## Topmodule
module Topmodule(
    input wire Clk,
    input wire Data,
    input wire Reset,
    input wire En,
    output reg Out
    );
For scale: about 5900 cells after synthesis, roughly 780 flip-flops, roughly 0.046 mm^2 of cells after synthesis.
Settings: LEC_CHECK=0, CAP_MARGIN=40, CELL_PAD_IN_SITES_GLOBAL_PLACEMENT=2, CORE_MARGIN=2, CORE_UTILIZATION=37, CTS_CLUSTER_DIAMETER=172, HOLD_SLACK_MARGIN=0.04, PLACE_DENSITY=0.36, SETUP_SLACK_MARGIN=-0.66, SLEW_MARGIN=20; clock period 8.33 ns.
run.sh (not shown) runs the stock make flow with config.mk's settings and CLKGATE_MAP_FILE=.
The starting point completed and failed the layout checks on setup timing.
Change:
ABC_AREA = 1   (was unset)
CAP_MARGIN = 20   (was 40)
CELL_PAD_IN_SITES_GLOBAL_PLACEMENT = unset   (was 2)
CORE_UTILIZATION = 72   (was 37)
CTS_CLUSTER_DIAMETER = unset   (was 172)
HOLD_SLACK_MARGIN = unset   (was 0.04)
PLACE_DENSITY = unset   (was 0.36)
SETUP_SLACK_MARGIN = unset   (was -0.66)
clock period = 10.2 ns   (was 8.33 ns; I/O delays follow)
- The new run completed without violations
- power falls by about 20%
- clock skew is lower by 0.013 ns
- worst hold slack gains 0.013 ns
- setup slack gets better by 1.4 ns


Starting RTL as in the previous note.
clock: 8.95 ns
lec_check: 0
cap_margin: 20
cell_pad_in_sites_detail_placement: 1
core_margin: 2
core_utilization: 42
cts_cluster_diameter: 22
cts_cluster_size: 32
gpl_routability_driven: 1
gpl_timing_driven: 1
min_routing_layer: met2
place_density: 0.36
setup_slack_margin: -0.85
slew_margin: 10
The starting point completed, yet does not pass: setup timing.
Rerun with:
Settings changed: ABC_AREA from default to 1, CELL_PAD_IN_SITES_DETAIL_PLACEMENT 1 to default, CORE_UTILIZATION 42 to 69, CTS_CLUSTER_DIAMETER 22 to default, CTS_CLUSTER_SIZE 32 to default, GPL_ROUTABILITY_DRIVEN 1 to default, GPL_TIMING_DRIVEN 1 to default, MIN_ROUTING_LAYER met2 to default, PLACE_DENSITY 0.36 to default, SETUP_SLACK_MARGIN -0.85 to default, SLEW_MARGIN 10 to 20.
Clock period 8.95 ns to 17.6 ns, I/O delays scaled along.
Effect: This time the run produced a clean layout. Core utilization climbs by 20 points. Clock skew drops by 0.026 ns. Synthesized area climbs by 3.0%. Non-clock buffer count drops by 100. Power drops by 74%. Global-route usage drops by 7.6 points. Sequential share of layout area climbs by 4.2 points. Maximum frequency drops by 13%. Via count drops by about 20%. Worst setup slack is better by 7.2 ns.
Rerun with:
Settings changed: ABC_AREA 1 to default, CAP_MARGIN 20 to 15, CORE_UTILIZATION 69 to 70, SETUP_SLACK_MARGIN from default to 1.92.
Clock period 17.6 ns to 7.74 ns, I/O delays scaled along.
The changed run ran to the end with violations: setup timing.
Die area falls by 4.2%.
Count of clock-buffer cells in the layout falls by 3.
Wire length falls by 3.6%.
Final area falls by 0.60%.
Total power rises by 130%.
Rerun with:
Settings changed: CORE_UTILIZATION 70 to 72, CTS_CLUSTER_DIAMETER from default to 95, CTS_CLUSTER_SIZE from default to 17, GPL_ROUTABILITY_DRIVEN from default to 0, HOLD_SLACK_MARGIN from default to -0.07, SETUP_SLACK_MARGIN 1.92 to 0.68.
Effect:
- The new run completed, yet does not pass: setup timing
- clock power shrinks by well over a third
- worst hold slack gets better by 0.0034 ns
- wire length came out lower by a few percent
- cell count goes down slightly
- sequential cell count does not change
- utilization hardly moves
- critical path depth grows by 1
- cell area goes down by a few percent
- synthesized cell count is unchanged
- via count falls slightly
- register-to-register slack loses 0.43 ns
Rerun with:
Settings changed: CTS_CLUSTER_DIAMETER 95 to 278, CTS_CLUSTER_SIZE 17 to default, GPL_ROUTABILITY_DRIVEN 0 to default, HOLD_SLACK_MARGIN -0.07 to default, SETUP_SLACK_MARGIN 0.68 to 1.92.
Clock period 7.74 ns to 7.63 ns, I/O delays scaled along.
=> The changed run finished but failed the layout checks on setup timing. Routed wire length goes up by 1.6%. Non-clock buffer count increases by 6. Total power rises by 21%.
Rerun with:
Settings changed: CAP_MARGIN 15 to 20, CORE_UTILIZATION 72 to 17, CTS_CLUSTER_DIAMETER 278 to default, SETUP_SLACK_MARGIN 1.92 to default.
Clock period 7.63 ns to 11.2 ns, I/O delays scaled along.
This time the run completed without violations.
Register-to-register slack is better by 2.8 ns.
Via count came out lower by a few percent.
Wire length came out higher by a few percent.


## job 4070
Starting RTL as in the previous note.
Settings: LEC_CHECK=0, CAP_MARGIN=20, CELL_PAD_IN_SITES_GLOBAL_PLACEMENT=0, CORE_MARGIN=5, CORE_UTILIZATION=67, CTS_CLUSTER_DIAMETER=235, GPL_ROUTABILITY_DRIVEN=1, GPL_TIMING_DRIVEN=0, MAX_ROUTING_LAYER=met4, MIN_ROUTING_LAYER=met2, PLACE_DENSITY_LB_ADDON=0.06, SETUP_SLACK_MARGIN=-1.39, SLEW_MARGIN=15; clock period 16.3 ns.
Job 4070: it failed during global routing, and the tool reported GRT-0116.
--- input diff job 4070..job 8439 ---
# job 4070
export LEC_CHECK = 0
export CAP_MARGIN = 20
export CELL_PAD_IN_SITES_GLOBAL_PLACEMENT = 0
export CORE_MARGIN = 5
export CORE_UTILIZATION = 67
export CTS_CLUSTER_DIAMETER = 235
export GPL_ROUTABILITY_DRIVEN = 1
export GPL_TIMING_DRIVEN = 0
export MAX_ROUTING_LAYER = met4
export MIN_ROUTING_LAYER = met2
export PLACE_DENSITY_LB_ADDON = 0.06
export SETUP_SLACK_MARGIN = -1.39
export SLEW_MARGIN = 15
create_clock -name core_clock -period 16.3 [get_ports {Clk}]
# job 8439
export LEC_CHECK = 0
export CAP_MARGIN = 40
export CELL_PAD_IN_SITES_GLOBAL_PLACEMENT = 0
export CORE_MARGIN = 2
export CORE_UTILIZATION = 69
export CTS_CLUSTER_DIAMETER = 172
export HOLD_SLACK_MARGIN = 0.04
export PLACE_DENSITY = 0.63
export SETUP_SLACK_MARGIN = 0.42
export SLEW_MARGIN = 20
create_clock -name core_clock -period 8.33 [get_ports {Clk}]
--- outcome ---
No crash in job 8439: every stage finished, but the layout fails its final checks due to setup timing. From job 4070 to job 8439, number of synthesized register bits did not move at all. The post-detailed-placement half-perimeter wirelength reported for job 8439 is smaller than that of job 4070 by about 22%. The die of job 8439 is smaller than the one used in job 4070. Job 4070 -> job 8439: total CTS buffers decreased slightly. On standard cell area after detailed placement, job 4070 and job 8439 are neck and neck. Count of unique library cells instantiated by Yosys: job 4070 vs job 8439 identical. Cmp job 8439 vs job 4070: worst slack at placement lower in job 8439.
#### Input delta (job 3254 over job 8439)
# job 8439
export LEC_CHECK = 0
export CAP_MARGIN = 40
export CELL_PAD_IN_SITES_GLOBAL_PLACEMENT = 0
export CORE_MARGIN = 2
export CORE_UTILIZATION = 69
export CTS_CLUSTER_DIAMETER = 172
export HOLD_SLACK_MARGIN = 0.04
export PLACE_DENSITY = 0.63
export SETUP_SLACK_MARGIN = 0.42
export SLEW_MARGIN = 20
create_clock -name core_clock -period 8.33 [get_ports {Clk}]
# job 3254
export LEC_CHECK = 0
export CAP_MARGIN = 15
export CELL_PAD_IN_SITES_GLOBAL_PLACEMENT = 0
export CORE_MARGIN = 2
export CORE_UTILIZATION = 72
export CTS_CLUSTER_DIAMETER = 348
export HOLD_SLACK_MARGIN = 0.29
export PLACE_DENSITY = 0.63
export SETUP_SLACK_MARGIN = 0.42
export SLEW_MARGIN = 20
export TNS_END_PERCENT = 10
create_clock -name core_clock -period 8.12 [get_ports {Clk}]
- Complete run, failing final checks: job 3254, reason setup timing.
- Of job 3254 and job 8439, it is job 3254 that has the lower standard cell core area.
- For job 8439, the source of the critical timing path was deinterleaved.deinterleaver.counter[1]$_SDFF_PP0_, unlike job 3254, where it was deinterleaved.deinterleaver.counter[0]$_SDFF_PP0_.
- Between job 8439 and job 3254, the flow reports post-layout instance area decreasing slightly.
- In the metrics for job 8439 and job 3254, the one carrying the lower utilization after layout is job 8439.
- Job 8439 has a higher clock skew than job 3254.
For job 953, these inputs were changed with respect to job 3254:
# job 3254
export LEC_CHECK = 0
export CAP_MARGIN = 15
export CELL_PAD_IN_SITES_GLOBAL_PLACEMENT = 0
export CORE_MARGIN = 2
export CORE_UTILIZATION = 72
export CTS_CLUSTER_DIAMETER = 348
export HOLD_SLACK_MARGIN = 0.29
export PLACE_DENSITY = 0.63
export SETUP_SLACK_MARGIN = 0.42
export SLEW_MARGIN = 20
export TNS_END_PERCENT = 10
create_clock -name core_clock -period 8.12 [get_ports {Clk}]
# job 953
export LEC_CHECK = 0
export CAP_MARGIN = 15
export CELL_PAD_IN_SITES_GLOBAL_PLACEMENT = 0
export CORE_MARGIN = 2
export CORE_UTILIZATION = 72
export CTS_CLUSTER_DIAMETER = 338
export HOLD_SLACK_MARGIN = -0.07
export PLACE_DENSITY = 0.63
export SETUP_SLACK_MARGIN = 0.42
export SLEW_MARGIN = 20
create_clock -name core_clock -period 8.12 [get_ports {Clk}]
==> results <==
- Changes observed in job 953 relative to job 3254: clock-pin slew reported for the worst setup and hold paths after clock tree synthesis roughly the same, number of design rule violations left after detail routing roughly the same, post-CTS setup repair buffer count roughly the same.
- | job 953 | all stages done | FAIL | setup timing |
Input-level comparison between job 2691 and job 953:
# job 953
export LEC_CHECK = 0
export CAP_MARGIN = 15
export CELL_PAD_IN_SITES_GLOBAL_PLACEMENT = 0
export CORE_MARGIN = 2
export CORE_UTILIZATION = 72
export CTS_CLUSTER_DIAMETER = 338
export HOLD_SLACK_MARGIN = -0.07
export PLACE_DENSITY = 0.63
export SETUP_SLACK_MARGIN = 0.42
export SLEW_MARGIN = 20
create_clock -name core_clock -period 8.12 [get_ports {Clk}]
# job 2691
export LEC_CHECK = 0
export CAP_MARGIN = 20
export CORE_MARGIN = 2
export CORE_UTILIZATION = 40
export SLEW_MARGIN = 20
create_clock -name core_clock -period 11.2 [get_ports {Clk}]
Notes after the runs:
Job 2691 went all the way through the flow, and no timing, DRC or antenna check failed. Re count of plain and timing-repair buffers in the layout: job 953 was higher than job 2691. Total power: job 2691 below job 953. Job 2691 gives more setup slack than job 953 did. Taking job 953 as the reference, in job 2691 tap cell instance count shows an increase of 666, proportion of power drawn by flip-flops and latches shows a reduction of 2.2 points, number of setup violations in the final report shows a reduction of 1.
No activity file was given, so power comes from the tool's default toggle rates.
